==> flow/design.v <==
module ari_unit #(parameter width =16,parameter MSB=32)  
(      input      [width-1:0] A,
       input      [width-1:0] B,
       input                  clk,
       input                  rest,
       input      [1:0]       alu_fun,
       input                  ari_EN,
       output reg [width-1:0] ari_out,  
       output reg             carry_out,
       output reg             ari_flag
       );
       reg  [width-1:0] ari_out_reg;  
 always @(posedge clk or negedge rest)  
       begin 
         if(!rest)
        ari_out <='b0;
      else
          ari_out <=ari_out_reg;
       end  
 always @(*)
      begin 
        carry_out=1'b0;
        ari_flag=1'b0;
        ari_out_reg='b0;
        if(ari_EN)
          begin
          case(alu_fun)    
          2'b00: begin
                 { carry_out,ari_out_reg}=A+B;
                  ari_flag=1'b1;
                  end 
          2'b01:begin
                {carry_out,ari_out_reg}=A-B;                  
                 ari_flag=1'b1;
                end                               
          2'b10:begin
                ari_out_reg=A*B;
                ari_flag=1'b1;
                end                                 
          2'b11:begin
                if(B=='b0)
                  ari_out_reg={width{1'b1}};  
                else
                  ari_out_reg=A/B;
                ari_flag=1'b1;
               end                   
          default: ari_out_reg='b0; 
          endcase
        end  
        else
            begin
            ari_out_reg='b0;
            end   
      end
  endmodule   
module cmp_unit #(parameter width =16)  
(      input      [width-1:0] A,
       input      [width-1:0] B,
       input                  clk,
       input                  rest,
       input      [1:0]       alu_fun,
       input                  cmp_EN,
       output reg [width-1:0] cmp_out,
       output reg             cmp_flag
       );
       reg [width-1:0]  cmp_out_reg; 
 always @(posedge clk or negedge rest)   
       begin 
         if(!rest)
        cmp_out <='b0;
      else
          cmp_out <=cmp_out_reg;
       end  
 always @(*)
      begin 
        cmp_flag=1'b0;
        cmp_out_reg=1'b0;
        if(cmp_EN)
          begin
              case(alu_fun)    
              2'b00: begin
                        cmp_out_reg='b0;
                        cmp_flag=1'b1;
                     end                                       
              2'b01:begin
                     if(A==B)
                       begin
                        cmp_out_reg='b1;
                        cmp_flag=1'b1;
                       end 
                      else
                        begin
                        cmp_out_reg='b0;
                        end
                    end
              2'b10:begin
                     if(A>B)
                       begin
                        cmp_out_reg='b10;
                        cmp_flag=1'b1;
                       end 
                      else
                        begin
                        cmp_out_reg='b0;
                        end
                    end
              2'b11:begin
                     if(A<B)
                       begin
                        cmp_out_reg='b11;
                        cmp_flag=1'b1;
                       end 
                      else
                        begin
                        cmp_out_reg='b0;
                        end
                    end
              default: cmp_out_reg='b0; 
              endcase
       end        
       else
          begin
          cmp_out_reg='b0;
          end 
      end
  endmodule   
module log_unit #(parameter width =16)  
(      input      [width-1:0] A,
       input      [width-1:0] B,
       input                  clk,
       input                  rest,
       input      [1:0]       alu_fun,
       input                  log_EN,
       output reg [width-1:0] log_out,
       output reg             log_flag
       );
       reg  [width-1:0] log_out_reg; 
 always @(posedge clk or negedge rest)   
       begin 
         if(!rest)
        log_out <=1'b0;
      else
          log_out <=log_out_reg;
       end  
 always @(*)
      begin 
        log_flag=1'b0;
        log_out_reg='b0;
        if(log_EN)
        begin  
             case(alu_fun)    
             2'b00: begin                    
                        log_out_reg=A&B;
                        log_flag=1'b1;
                    end                                     
            2'b01:begin     
                        log_out_reg=A|B;
                        log_flag=1'b1;
                   end     
            2'b10:begin                  
                        log_out_reg=~(A&B);
                        log_flag=1'b1;
                  end                    
           2'b11:begin           
                        log_out_reg=~(A|B);
                        log_flag=1'b1;
                 end                  
           default: log_out_reg='b0; 
          endcase  
        end
        else
            begin
            log_out_reg='b0;
            end
      end      
  endmodule   
module shift_unit #(parameter width =16)  
(      input      [width-1:0] A,
       input      [width-1:0] B,
       input                  clk,
       input                  rest,
       input      [1:0]       alu_fun,
       input                  shift_EN,
       output reg [(width*2)-1:0] shift_out,
       output reg             shift_flag
       );
       reg  [(width*2)-1:0]  shift_out_reg; 
 always @(posedge clk or negedge rest)   
       begin 
         if(!rest)
        shift_out <='b0;
      else
          shift_out <=shift_out_reg;
       end  
 always @(*)
      begin 
        shift_flag=1'b0;
        shift_out_reg='b0;
        if(shift_EN)
          begin
          case(alu_fun)    
              2'b00:begin              
                        shift_out_reg=A>>1;
                        shift_flag=1'b1;
                    end                                   
              2'b01:begin
                        shift_out_reg=A<<1;
                        shift_flag=1'b1;
                    end                 
              2'b10:begin
                        shift_out_reg=B>>1;
                        shift_flag=1'b1;
                    end 
              2'b11:begin   
                        shift_out_reg=B<<1;
                        shift_flag=1'b1;
                    end 
             default: shift_out_reg='b0; 
             endcase  
          end
          else
             begin
             shift_out_reg='b0;
             end
      end       
  endmodule   
module dec_unit   
(     
       input           [1:0]     alu_fun,
       output    reg             ari_EN,
       output    reg             log_EN,
       output    reg             cmp_EN,
       output    reg             shift_EN
       );
 always @(*)  
       begin 
       ari_EN=1'b0;
       log_EN=1'b0;
       cmp_EN=1'b0;
       shift_EN=1'b0;
       casex(alu_fun)
         2'b00:ari_EN=1'b1;
         2'b11:shift_EN=1'b1;
         2'b10:cmp_EN=1'b1;
         2'b01:log_EN=1'b1;
         default: begin
                   ari_EN=1'b0;
                   log_EN=1'b0;
                   cmp_EN=1'b0;
                   shift_EN=1'b0;
                  end
       endcase           
       end         
endmodule 
module ALU_TOP #(parameter wid =16,parameter MB=32)   
  (
   input  wire [wid-1:0] A,
   input  wire [wid-1:0] B,
   input  wire [3:0]     alu_fun,
   input  wire           clk,
   input  wire           rest,
   output wire  [wid-1:0]  ari_out,   
   output wire            carry_out,
   output wire            ari_flag,
   output wire  [wid-1:0] log_out,
   output wire            log_flag,
   output wire  [wid-1:0] cmp_out,
   output wire            cmp_flag,
   output wire  [wid-1:0] shift_out,
   output wire            shift_flag
   ); 
  wire  AR_EN,LO_EN,CM_EN,SH_EN; 
  wire [1:0]  ms,ls;
  assign ms=alu_fun[1:0];
  assign ls=alu_fun[3:2];
  ari_unit U_arithmatic (
  .A(A),
  .B(B),
  .clk(clk),
  .rest(rest),
  .alu_fun(ms),
  .ari_EN(AR_EN),
  .ari_out(ari_out),
  .carry_out(carry_out),
  .ari_flag(ari_flag)
  );
  cmp_unit U_compare (
  .A(A),
  .B(B),
  .clk(clk),
  .rest(rest),
  .alu_fun(ms),
  .cmp_EN(CM_EN),
  .cmp_out(cmp_out),
  .cmp_flag(cmp_flag)
  );
  log_unit U_logic (
  .A(A),
  .B(B),
  .clk(clk),
  .rest(rest),
  .alu_fun(ms),
  .log_EN(LO_EN),
  .log_out(log_out),
  .log_flag(log_flag)
  );
  shift_unit U_shift (
  .A(A),
  .B(B),
  .clk(clk),
  .rest(rest),
  .alu_fun(ms),
  .shift_EN(SH_EN),
  .shift_out(shift_out),
  .shift_flag(shift_flag)
  );
  dec_unit U_decoder (
  .alu_fun(ls),
  .cmp_EN(CM_EN),
  .ari_EN(AR_EN),
  .shift_EN(SH_EN),
  .log_EN(LO_EN)
  );
endmodule 
Settings: LEC_CHECK=0, ABC_AREA=1, CAP_MARGIN=20, CELL_PAD_IN_SITES_GLOBAL_PLACEMENT=1, CORE_MARGIN=8, CORE_UTILIZATION=40, CTS_CLUSTER_DIAMETER=382, GPL_TIMING_DRIVEN=0, HOLD_SLACK_MARGIN=0.16, MAX_ROUTING_LAYER=met4, PLACE_DENSITY_LB_ADDON=0.2, SETUP_SLACK_MARGIN=-2.0, SLEW_MARGIN=25, TNS_END_PERCENT=80; clock period 20.2 ns.
run.sh (not shown) runs the stock make flow with config.mk's settings and CLKGATE_MAP_FILE=.
The first run finished but failed the layout checks on negative setup slack.
Rerun with:
Settings changed: ABC_AREA 1 to default, CELL_PAD_IN_SITES_GLOBAL_PLACEMENT 1 to default, CORE_MARGIN 8 to 2, CORE_UTILIZATION 40 to 58, CTS_CLUSTER_DIAMETER 382 to default, GPL_TIMING_DRIVEN 0 to default, HOLD_SLACK_MARGIN 0.16 to default, MAX_ROUTING_LAYER met4 to default, PLACE_DENSITY_LB_ADDON 0.2 to default, SETUP_SLACK_MARGIN -2.0 to default, SLEW_MARGIN 25 to 20, TNS_END_PERCENT 80 to 5.
Clock period 20.2 ns to 29.4 ns, I/O delays scaled along.
Result: The new run completed, yet does not pass: negative setup slack. Hold slack gains 1.8 ns. Wire length goes down by 5.3%. Die area fell by 40%. Setup slack is better by 7.4 ns. Power is lower by 26%. Count of clock-buffer cells in the layout grows by 1. Global-route usage climbs by 15 points. Synthesized cell count fell by 17%. Cell count fell by 15%. Combinational power goes down by 25%. Area after synthesis shrinks by 2.8%.
Rerun with:
Settings changed: ABC_AREA from default to 1, CORE_UTILIZATION 58 to 71, PLACE_DENSITY from default to 0.39.
Clock period 29.4 ns to 15.2 ns, I/O delays scaled along.
After rerunning:
- Now the flow failed in 5_1_grt
- synthesized cell count rose by about 20%
- synthesized area rose by about 3%
- die size fell by 16%


RTL: the design.v shown in full above, as it stands there.
clock: 13.2 ns
lec_check: 0
abc_area: 0
cap_margin: 15
core_aspect_ratio: 1.12
core_margin: 2
core_utilization: 72
cts_cluster_diameter: 196
cts_cluster_size: 35
max_routing_layer: met5
place_density: 0.5
setup_slack_margin: -1.22
slew_margin: 20
tns_end_percent: 90
The starting point died in clock tree synthesis (4_1_cts).
Then changed:
- ABC_AREA: 0 -> 1
- CAP_MARGIN: 15 -> 20
- CORE_UTILIZATION: 72 -> 70
- CTS_CLUSTER_SIZE: 35 -> 68
- PLACE_DENSITY: 0.5 -> 0.62
- SETUP_SLACK_MARGIN: -1.22 -> -0.4
- clock period: 13.2 -> 29.5 ns (I/O delays scaled with it)
Outcome:
- With this change the flow completed, yet does not pass: negative setup slack
- synthesized area rises by 2.9%
- die area came out higher by 5.7%
- synthesized cell count goes up by about 20%
Then changed:
- CAP_MARGIN: 20 -> 15
- CTS_CLUSTER_SIZE: 68 -> 35
- PLACE_DENSITY: 0.62 -> 0.5
- clock period: 29.5 -> 13.2 ns (I/O delays scaled with it)
Effect: The new run failed in clock tree synthesis (4_1_cts) on DPL-0038; die area is unchanged; synthesized cell count does not change; synthesized area is unchanged.
Then changed:
- ABC_AREA: 1 -> not set
- CAP_MARGIN: 15 -> 20
- CORE_ASPECT_RATIO: 1.12 -> not set
- CORE_UTILIZATION: 70 -> 44
- CTS_CLUSTER_DIAMETER: 196 -> not set
- CTS_CLUSTER_SIZE: 35 -> not set
- MAX_ROUTING_LAYER: met5 -> not set
- PLACE_DENSITY: 0.5 -> not set
- SETUP_SLACK_MARGIN: -0.4 -> not set
- TNS_END_PERCENT: 90 -> not set
- clock period: 13.2 -> 34.2 ns (I/O delays scaled with it)
Now the flow completed with no timing, DRC or antenna violations.
Die size rises by well over a third.
Area after synthesis drops by a few percent.
Synthesized cell count went down by about a fifth.
Then changed:
- CORE_UTILIZATION: 44 -> 66
- SETUP_SLACK_MARGIN: not set -> -2.0
- clock period: 34.2 -> 29.8 ns (I/O delays scaled with it)
Outcome:
- This time the run completed and failed the layout checks on negative setup slack
- cell area grows by about 11%
- total power climbs by 24%
- synthesized cell count stays the same
- wire length is higher by 5.1%
- hold slack loses 950 ps
- core utilization came out higher by 34 points
- first-iteration DRC count climbs by about 60%
- final cell count came out higher by about 5.4%
- critical path depth rises by 5


RTL: the design.v shown in full above, as it stands there.
Settings: LEC_CHECK=0, CAP_MARGIN=20, CORE_MARGIN=2, CORE_UTILIZATION=40, GPL_ROUTABILITY_DRIVEN=0, PLACE_DENSITY_LB_ADDON=0.23, SETUP_SLACK_MARGIN=5.0, SLEW_MARGIN=15, TNS_END_PERCENT=45; clock period 35.0 ns.
==> next run, changes <==
- CORE_UTILIZATION: 40 -> 61
- GPL_ROUTABILITY_DRIVEN: 0 -> not set
- PLACE_DENSITY_LB_ADDON: 0.23 -> not set
- SLEW_MARGIN: 15 -> 20
- TNS_END_PERCENT: 45 -> 5
Utilization came out higher by 23 points.
Die area came out lower by a quarter to a third.
Global-route usage came out higher by 13 points.
Hold slack loses 77 ps.


== alpha ==
// ALU_TOP: RTL as listed in full above, without the edits since
clock: 19.1 ns
lec_check: 0
abc_area: 1
cap_margin: 20
core_margin: 2
core_utilization: 62
cts_cluster_diameter: 168
cts_cluster_size: 99
slew_margin: 20
tns_end_percent: 10
alpha: all stages done; final checks FAILED (setup timing).
Input changes introduced in beta (baseline for comparison: alpha):
- swapping 62 for 66 in CORE_UTILIZATION
- clearing CTS_CLUSTER_DIAMETER, which used to be 168
- clearing ABC_AREA, which used to be 1
- clearing CTS_CLUSTER_SIZE, which used to be 99
- clearing TNS_END_PERCENT, which used to be 10
- swapping 19.1 for 28.7 in the clock period (ns, I/O delays scaled along)
Notes after the runs:
beta did not finish: a tool error stopped it during global routing.
beta against alpha: post-synthesis cell area went down by 2.8%; xor-xnor portion of the synthesized cell area went up by 3.5 points; die area went down by about 8%; simple-gate share of the synthesized area went down by 11 points; post-synthesis chip area from yosys went down by 430 um2.
Here is what was changed in the inputs of gamma compared with beta.
- changing CORE_UTILIZATION from 66 to 56
- setting TNS_END_PERCENT to 10 for the first time
- setting ABC_AREA to 1 for the first time
- changing the clock period (ns, I/O delays scaled along) from 28.7 to 19.1
Notes after the runs:
global routing: beta exited with error
gamma -> stages 100% | layout checks FAIL | setup timing
gamma vs beta: fraction of the yosys area taken by sequential cells down
In gamma relative to beta, post-synthesis cell count had gone up by more than 10%.
gamma ends up with higher synthesized area than beta does.
Comparing beta and gamma, the higher proportion of synthesized area in mux cells is on beta.
Per the comparison of gamma with beta, die area now larger, area of the synthesized netlist per yosys stat went up.
Relative to gamma, the following input files were edited for delta:
- a change of CORE_UTILIZATION from 56 to 68
- a deleted TNS_END_PERCENT that had been 10
- an added SETUP_SLACK_MARGIN of 2.13
- a change of the clock period (ns, I/O delays scaled along) from 19.1 to 8.61
Findings:
Status(delta) = ERROR, stage = clock tree synthesis. Looking at post-place setup slack across both flows, delta is the weaker of the two, with gamma ahead. In delta, the area inside the core boundary came out 17% below the value in gamma. There was hardly any difference in area fraction in and, or, nand and nor cells after synthesis between delta and gamma. Number of cells in the design after placement ended up 1.9% lower on delta than on gamma. Die outline area down 17% in delta wrt gamma. In delta the final weighted congestion in routability-driven placement turned out 0.12 higher than in gamma.
Input changes introduced in epsilon (baseline for comparison: delta):
- swapping 2.13 for -0.67 in SETUP_SLACK_MARGIN
- swapping 68 for 72 in CORE_UTILIZATION
- clearing ABC_AREA, which used to be 1
Notes after the runs:
epsilon is listed as incomplete: the tool reported an error in detailed placement and the run ended there. In the metrics for epsilon and delta, the one carrying the higher fraction of the mapped netlist area in adder cells is epsilon. Routability congestion estimate from global placement | epsilon below delta. Mux share of post-synthesis cell area is lower on delta. Measured against each other, epsilon and delta differ in total standard cell area after synthesis, the lower figure coming from epsilon. Of epsilon and delta, the lower height of the chip belongs to epsilon. Post-synthesis cell count: epsilon < delta. Higher area fraction in xor and xnor cells among epsilon and delta: epsilon. epsilon and delta ended up with nearly the same I/O pin count. The higher total cell area reported by yosys after synthesis came out of delta. In the tables for epsilon and delta, overall die width reads lower with epsilon.


RTL: the design.v shown in full above, as it stands there.
Settings: LEC_CHECK=0, CAP_MARGIN=20, CELL_PAD_IN_SITES_GLOBAL_PLACEMENT=3, CORE_MARGIN=2, CORE_UTILIZATION=40, CTS_CLUSTER_DIAMETER=397, CTS_CLUSTER_SIZE=42, SLEW_MARGIN=20; clock period 35.0 ns.
Change:
CELL_PAD_IN_SITES_GLOBAL_PLACEMENT = default   (was 3)
CORE_UTILIZATION = 11   (was 40)
CTS_CLUSTER_DIAMETER = default   (was 397)
CTS_CLUSTER_SIZE = default   (was 42)
clock period = 42.2 ns   (was 35.0 ns; I/O delays follow)
What happened:
- power decreases by about a fifth
- combinational power goes down by about a fifth
- via count climbs slightly
Change:
CORE_UTILIZATION = 69   (was 11)
CTS_CLUSTER_DIAMETER = 231   (was default)
CTS_CLUSTER_SIZE = 100   (was default)
Cell area drops by 11%. Power rises by 0.69%. Non-clock buffer count came out lower by 8. Clock-buffer cell count stays the same. Via count is higher by 4.7%. Global-route usage went up by 38 points. Synthesized area is unchanged. Maximum frequency goes up by 1.5%. Wire length went down by 16%.
No activity file was given, so power comes from the tool's default toggle rates.
